// sort_pipe
module sort_pipe #(
parameter DATA_WIDTH='d8
)(
input 				          clk,
input 				          rst_n,
input 					      client_val,
input [(8*DATA_WIDTH)-1:0]    client_data,
output reg                    client_rdy,
input 				          sort_rdy,
output reg                    sort_val,
output reg [8*DATA_WIDTH-1:0]   sort_data
);
reg [DATA_WIDTH-1 : 0] D0;
reg [DATA_WIDTH-1 : 0] D1;
reg [DATA_WIDTH-1 : 0] D2;
reg [DATA_WIDTH-1 : 0] D3;
reg [DATA_WIDTH-1 : 0] D4;
reg [DATA_WIDTH-1 : 0] D5;
reg [DATA_WIDTH-1 : 0] D6;
reg [DATA_WIDTH-1 : 0] D7;
reg [DATA_WIDTH-1:0] P0_C0_MAX;
reg [DATA_WIDTH-1:0] P0_C0_MIN;
reg [DATA_WIDTH-1:0] P0_C1_MIN;
reg [DATA_WIDTH-1:0] P0_C1_MAX;
reg [DATA_WIDTH-1:0] P0_C2_MAX;
reg [DATA_WIDTH-1:0] P0_C2_MIN;
reg [DATA_WIDTH-1:0] P0_C3_MIN;
reg [DATA_WIDTH-1:0] P0_C3_MAX;
reg [DATA_WIDTH-1:0] P1_C0_MAX;
reg [DATA_WIDTH-1:0] P1_C0_MIN;
reg [DATA_WIDTH-1:0] P1_C1_MIN;
reg [DATA_WIDTH-1:0] P1_C1_MAX;
reg [DATA_WIDTH-1:0] P1_C2_MAX;
reg [DATA_WIDTH-1:0] P1_C2_MIN;
reg [DATA_WIDTH-1:0] P1_C3_MIN;
reg [DATA_WIDTH-1:0] P1_C3_MAX;
reg [DATA_WIDTH-1:0] P2_C0_MIN;
  ...
Size in the first run: ~520 flip-flops, about 28000 sq um of cells after synthesis.
clock: 1.97 ns
lec_check: 0
cap_margin: 20
cell_pad_in_sites_detail_placement: 0
cell_pad_in_sites_global_placement: 0
core_aspect_ratio: 1.28
core_margin: 2
core_utilization: 72
cts_cluster_size: 40
gpl_routability_driven: 1
max_routing_layer: met5
min_routing_layer: met1
place_density: 0.65
slew_margin: 20
run.sh (not shown) runs the stock make flow with config.mk's settings and CLKGATE_MAP_FILE=.
The first run failed in 5_1_grt (GRT-0232).
==> next run, changes <==
CELL_PAD_IN_SITES_DETAIL_PLACEMENT = default   (was 0)
CELL_PAD_IN_SITES_GLOBAL_PLACEMENT = default   (was 0)
CORE_ASPECT_RATIO = default   (was 1.28)
CORE_UTILIZATION = 56   (was 72)
CTS_CLUSTER_SIZE = default   (was 40)
GPL_ROUTABILITY_DRIVEN = default   (was 1)
MAX_ROUTING_LAYER = default   (was met5)
MIN_ROUTING_LAYER = default   (was met1)
PLACE_DENSITY = 0.6   (was 0.65)
clock period = 2.5 ns   (was 1.97 ns; I/O delays follow)
The changed run completed with no timing, DRC or antenna violations.
Area after synthesis does not change.
Die size climbs by about 28%.
Synthesized cell count stays the same.

========
Starting RTL as in the previous note.
==> flow/design.v (excerpt) <==
module sort_pipe #(
parameter DATA_WIDTH='d8
)(
input 				          clk,
input 				          rst_n,
input 					      client_val,
input [(8*DATA_WIDTH)-1:0]    client_data,
output reg                    client_rdy,
input 				          sort_rdy,
output reg                    sort_val,
output reg [8*DATA_WIDTH-1:0]   sort_data
);
clock: 1.97 ns
lec_check: 0
cap_margin: 20
cell_pad_in_sites_detail_placement: 0
cell_pad_in_sites_global_placement: 1
core_aspect_ratio: 1.49
core_margin: 10
core_utilization: 40
cts_cluster_size: 95
gpl_routability_driven: 1
max_routing_layer: met5
min_routing_layer: met2
place_density_lb_addon: 0.14
setup_slack_margin: 0.51
slew_margin: 35
The starting point finished but failed the layout checks on negative setup slack.
Rerun with:
==> flow/config.mk (replaced) <==
export PLATFORM = sky130hd
export DESIGN_NAME = sort_pipe
export DESIGN_NICKNAME = sort_pipe
export VERILOG_FILES = /design/flow/design.v
export SDC_FILE = /design/flow/constraint.sdc
export NUM_CORES = 4
export LEC_CHECK = 0
export CAP_MARGIN = 20
export CORE_MARGIN = 2
export CORE_UTILIZATION = 40
export PLACE_DENSITY = 0.6
export SLEW_MARGIN = 20
==> flow/constraint.sdc (replaced) <==
create_clock -name core_clock -period 2.5 [get_ports {clk}]
set_input_delay 0.5000 -clock core_clock [delete_from_list [all_inputs] [get_ports {clk}]]
set_output_delay 0.5000 -clock core_clock [all_outputs]
set_load 0.01 [all_outputs]
Now the flow went through all stages and came out clean.
Total power falls by 46%.
Area after synthesis does not change.
Cell area drops by 24%.
Sequential power is lower by 20%.
Clock skew fell by 15 ps.
Register-to-register slack is better by 380 ps.
Global-route usage falls by 17 points.
First-iteration DRC count came out lower by 72%.
Setup slack improved by 290 ps.
Worst hold slack is better by 160 ps.
Routed wire length shrinks by 32%.

========
sort_pipe again, from the RTL that the note above started with.
make LEC_CHECK=0 CAP_MARGIN=20 CELL_PAD_IN_SITES_DETAIL_PLACEMENT=0 CELL_PAD_IN_SITES_GLOBAL_PLACEMENT=0 CORE_ASPECT_RATIO=1.28 CORE_MARGIN=2 CORE_UTILIZATION=71 CTS_CLUSTER_SIZE=37 GPL_ROUTABILITY_DRIVEN=1 MAX_ROUTING_LAYER=met5 MIN_ROUTING_LAYER=met1 PLACE_DENSITY=0.65 SLEW_MARGIN=20 finish   # period 1.97 ns
The first run reached the layout checks and failed them: negative setup slack.
Then changed:
- CELL_PAD_IN_SITES_GLOBAL_PLACEMENT: 0 -> 3
- CORE_UTILIZATION: 71 -> 64
- CTS_CLUSTER_DIAMETER: default -> 358
- CTS_CLUSTER_SIZE: 37 -> 32
- PLACE_DENSITY: 0.65 -> default
- PLACE_DENSITY_LB_ADDON: default -> 0.03
- SETUP_SLACK_MARGIN: default -> 0.42
- clock period: 1.97 -> 1.47 ns (I/O delays scaled with it)
What happened: The changed run aborted during 3_1_place_gp_skip_io on FLW-0024; die area goes up by about 11%; area after synthesis is unchanged; synthesized cell count is unchanged.
Then changed:
- CELL_PAD_IN_SITES_DETAIL_PLACEMENT: 0 -> default
- CELL_PAD_IN_SITES_GLOBAL_PLACEMENT: 3 -> default
- CORE_ASPECT_RATIO: 1.28 -> default
- CORE_UTILIZATION: 64 -> 40
- CTS_CLUSTER_DIAMETER: 358 -> default
- CTS_CLUSTER_SIZE: 32 -> default
- GPL_ROUTABILITY_DRIVEN: 1 -> default
- MAX_ROUTING_LAYER: met5 -> default
- MIN_ROUTING_LAYER: met1 -> default
- PLACE_DENSITY: default -> 0.6
- PLACE_DENSITY_LB_ADDON: 0.03 -> default
- SETUP_SLACK_MARGIN: 0.42 -> default
- clock period: 1.47 -> 3.0 ns (I/O delays scaled with it)
=>
- With this change the flow completed with no timing, DRC or antenna violations
- synthesized area is unchanged
- die size came out higher by well over a third
- synthesized cell count does not change
Then changed:
- ABC_AREA: default -> 1
- CORE_UTILIZATION: 40 -> 72
- CTS_CLUSTER_DIAMETER: default -> 356
- CTS_CLUSTER_SIZE: default -> 30
- HOLD_SLACK_MARGIN: default -> 0.29
- PLACE_DENSITY: 0.6 -> 0.64
- SETUP_SLACK_MARGIN: default -> -0.15
- clock period: 3.0 -> 1.6 ns (I/O delays scaled with it)
Effect: The new run stopped in 5_1_grt, error DPL-0038; area after synthesis is lower by about 2%; synthesized cell count is higher by about 10%; die size goes down by 45%.
Then changed:
- ABC_AREA: 1 -> default
- CELL_PAD_IN_SITES_GLOBAL_PLACEMENT: default -> 3
- CORE_MARGIN: 2 -> 3
- CORE_UTILIZATION: 72 -> 40
- CTS_CLUSTER_DIAMETER: 356 -> default
- CTS_CLUSTER_SIZE: 30 -> default
- HOLD_SLACK_MARGIN: 0.29 -> default
- MAX_ROUTING_LAYER: default -> met4
- MIN_ROUTING_LAYER: default -> met2
- PLACE_DENSITY: 0.64 -> 0.6
- SETUP_SLACK_MARGIN: -0.15 -> 0.19
- clock period: 1.6 -> 3.0 ns (I/O delays scaled with it)
What happened: Now the flow passed the timing, DRC and antenna checks; die size went up by well over a third; synthesized area goes up by a few percent; synthesized cell count is lower by roughly a tenth.
Power is estimated from default activity; no workload was simulated.
